==> flow/design.v (excerpt) <==
module clock(
    input clk,
    input rst,
    input adjust, up, up_ten,
    input h24, world_clock,
    input usa, england, spain,
    input sw_stopwatch,
    input sw_timer,
    input sw_alarm_set,
    input btn_stp_start,
    input btn_stp_reset,
    input btn_alarm_toggle,
    input btn_alarm_stop,
    output [7:0] seg_data, seg_com, seg7,
    output am, pm,
    output led4, led6, led8, 
    output LCD_RS, LCD_RW, LCD_E,
    output [7:0] LCD_DATA,
    output [3:0] rgb_r,
    output piezo_out 
    );
    wire tick_1hz;
    wire [1:0] adjust_mode;
    wire [3:0] cur_h_ten, cur_h_one, cur_m_ten, cur_m_one, cur_s_ten, cur_s_one;
    wire [3:0] disp_h_ten, disp_h_one; 
    wire [3:0] stp_m10, stp_m1, stp_s10, stp_s1, stp_ms10, stp_ms1;
    wire [3:0] stp_run_m10, stp_run_m1, stp_run_s10, stp_run_s1, stp_run_ms10, stp_run_ms1;
    wire [3:0] stp_lap_m10, stp_lap_m1, stp_lap_s10, stp_lap_s1, stp_lap_ms10, stp_lap_ms1;
    wire [3:0] tm_m10, tm_m1, tm_s10, tm_s1;
    wire [3:0] tm_set_m10, tm_set_m1, tm_set_s10, tm_set_s1;
    wire timer_alarm_on; 
    wire [3:0] al_h10, al_h1, al_m10, al_m1;
    wire real_alarm_trig; 
    wire alarm_is_on;     
    reg [3:0] final_h_ten, final_h_one, final_m_ten, final_m_one, final_s_ten, final_s_one;
    clk_div u_clk_div( .clk(clk), .rst(rst), .tick_1hz(tick_1hz) );
    time_counter u_counter(
        .clk(clk), .rst(rst), .tick_1hz(tick_1hz),
        .adjust( adjust & ~sw_stopwatch & ~sw_timer & ~sw_alarm_set ), 
        .up(     up     & ~sw_stopwatch & ~sw_timer & ~sw_alarm_set ), 
        .up_ten( up_ten & ~sw_stopwatch & ~sw_timer & ~sw_alarm_set ),
        .cur_h_ten(cur_h_ten), .cur_h_one(cur_h_one),
        .cur_m_ten(cur_m_ten), .cur_m_one(cur_m_one),
        .cur_s_ten(cur_s_ten), .cur_s_one(cur_s_one),
        .adjust_mode(adjust_mode),
        .led4(led4), .led6(led6), .led8(led8) 
    );
  ...
clock: 13.3 ns
lec_check: 0
abc_area: 1
cap_margin: 20
core_aspect_ratio: 0.69
core_margin: 5
core_utilization: 17
cts_cluster_diameter: 95
cts_cluster_size: 32
gpl_routability_driven: 1
gpl_timing_driven: 0
max_routing_layer: met4
min_routing_layer: met2
place_density_lb_addon: 0.06
setup_slack_margin: 0.77
slew_margin: 30
run.sh (not shown) runs the stock make flow with config.mk's settings and CLKGATE_MAP_FILE=.
The starting point ran to the end with no violations.
Next try:
ABC_AREA = 0   (was 1)
CAP_MARGIN = 25   (was 20)
CORE_ASPECT_RATIO = default   (was 0.69)
CORE_MARGIN = 7   (was 5)
CORE_UTILIZATION = 42   (was 17)
CTS_CLUSTER_DIAMETER = default   (was 95)
CTS_CLUSTER_SIZE = 59   (was 32)
GPL_TIMING_DRIVEN = default   (was 0)
MAX_ROUTING_LAYER = default   (was met4)
MIN_ROUTING_LAYER = default   (was met2)
SETUP_SLACK_MARGIN = default   (was 0.77)
SLEW_MARGIN = 15   (was 30)
clock period = 18.5 ns   (was 13.3 ns; I/O delays follow)
Result: Routed wire length shrinks by 35%; cell area fell by 12%; clock-buffer cell count climbs by 22; hold slack degrades by 0.022 ns; clock skew decreases by 0.012 ns; core utilization increases by 26 points; synthesized area hardly moves; sequential cell count is unchanged; global-route usage is lower by 0.92 points.
Next try:
ABC_AREA = default   (was 0)
CAP_MARGIN = 20   (was 25)
CORE_MARGIN = 2   (was 7)
CORE_UTILIZATION = 65   (was 42)
CTS_CLUSTER_DIAMETER = 218   (was default)
CTS_CLUSTER_SIZE = default   (was 59)
GPL_ROUTABILITY_DRIVEN = default   (was 1)
PLACE_DENSITY_LB_ADDON = default   (was 0.06)
SETUP_SLACK_MARGIN = 1.63   (was default)
SLEW_MARGIN = 20   (was 15)
clock period = 10.6 ns   (was 18.5 ns; I/O delays follow)
This time the run finished with setup timing left.
Routed wire length climbs by 34%.
Die area went down by 40%.
Synthesized area is unchanged.
Next try:
CORE_UTILIZATION = 10   (was 65)
CTS_CLUSTER_DIAMETER = default   (was 218)
SETUP_SLACK_MARGIN = default   (was 1.63)
clock period = 22.0 ns   (was 10.6 ns; I/O delays follow)
=> The changed run ran to the end with no violations. Wire length decreases by 18%. Setup slack gets better by 4.6 ns. Via count drops by 19%. Die size rises to 6.3 times its value. Clock-buffer cell count grows by 1. Global-route usage went down by 42 points.
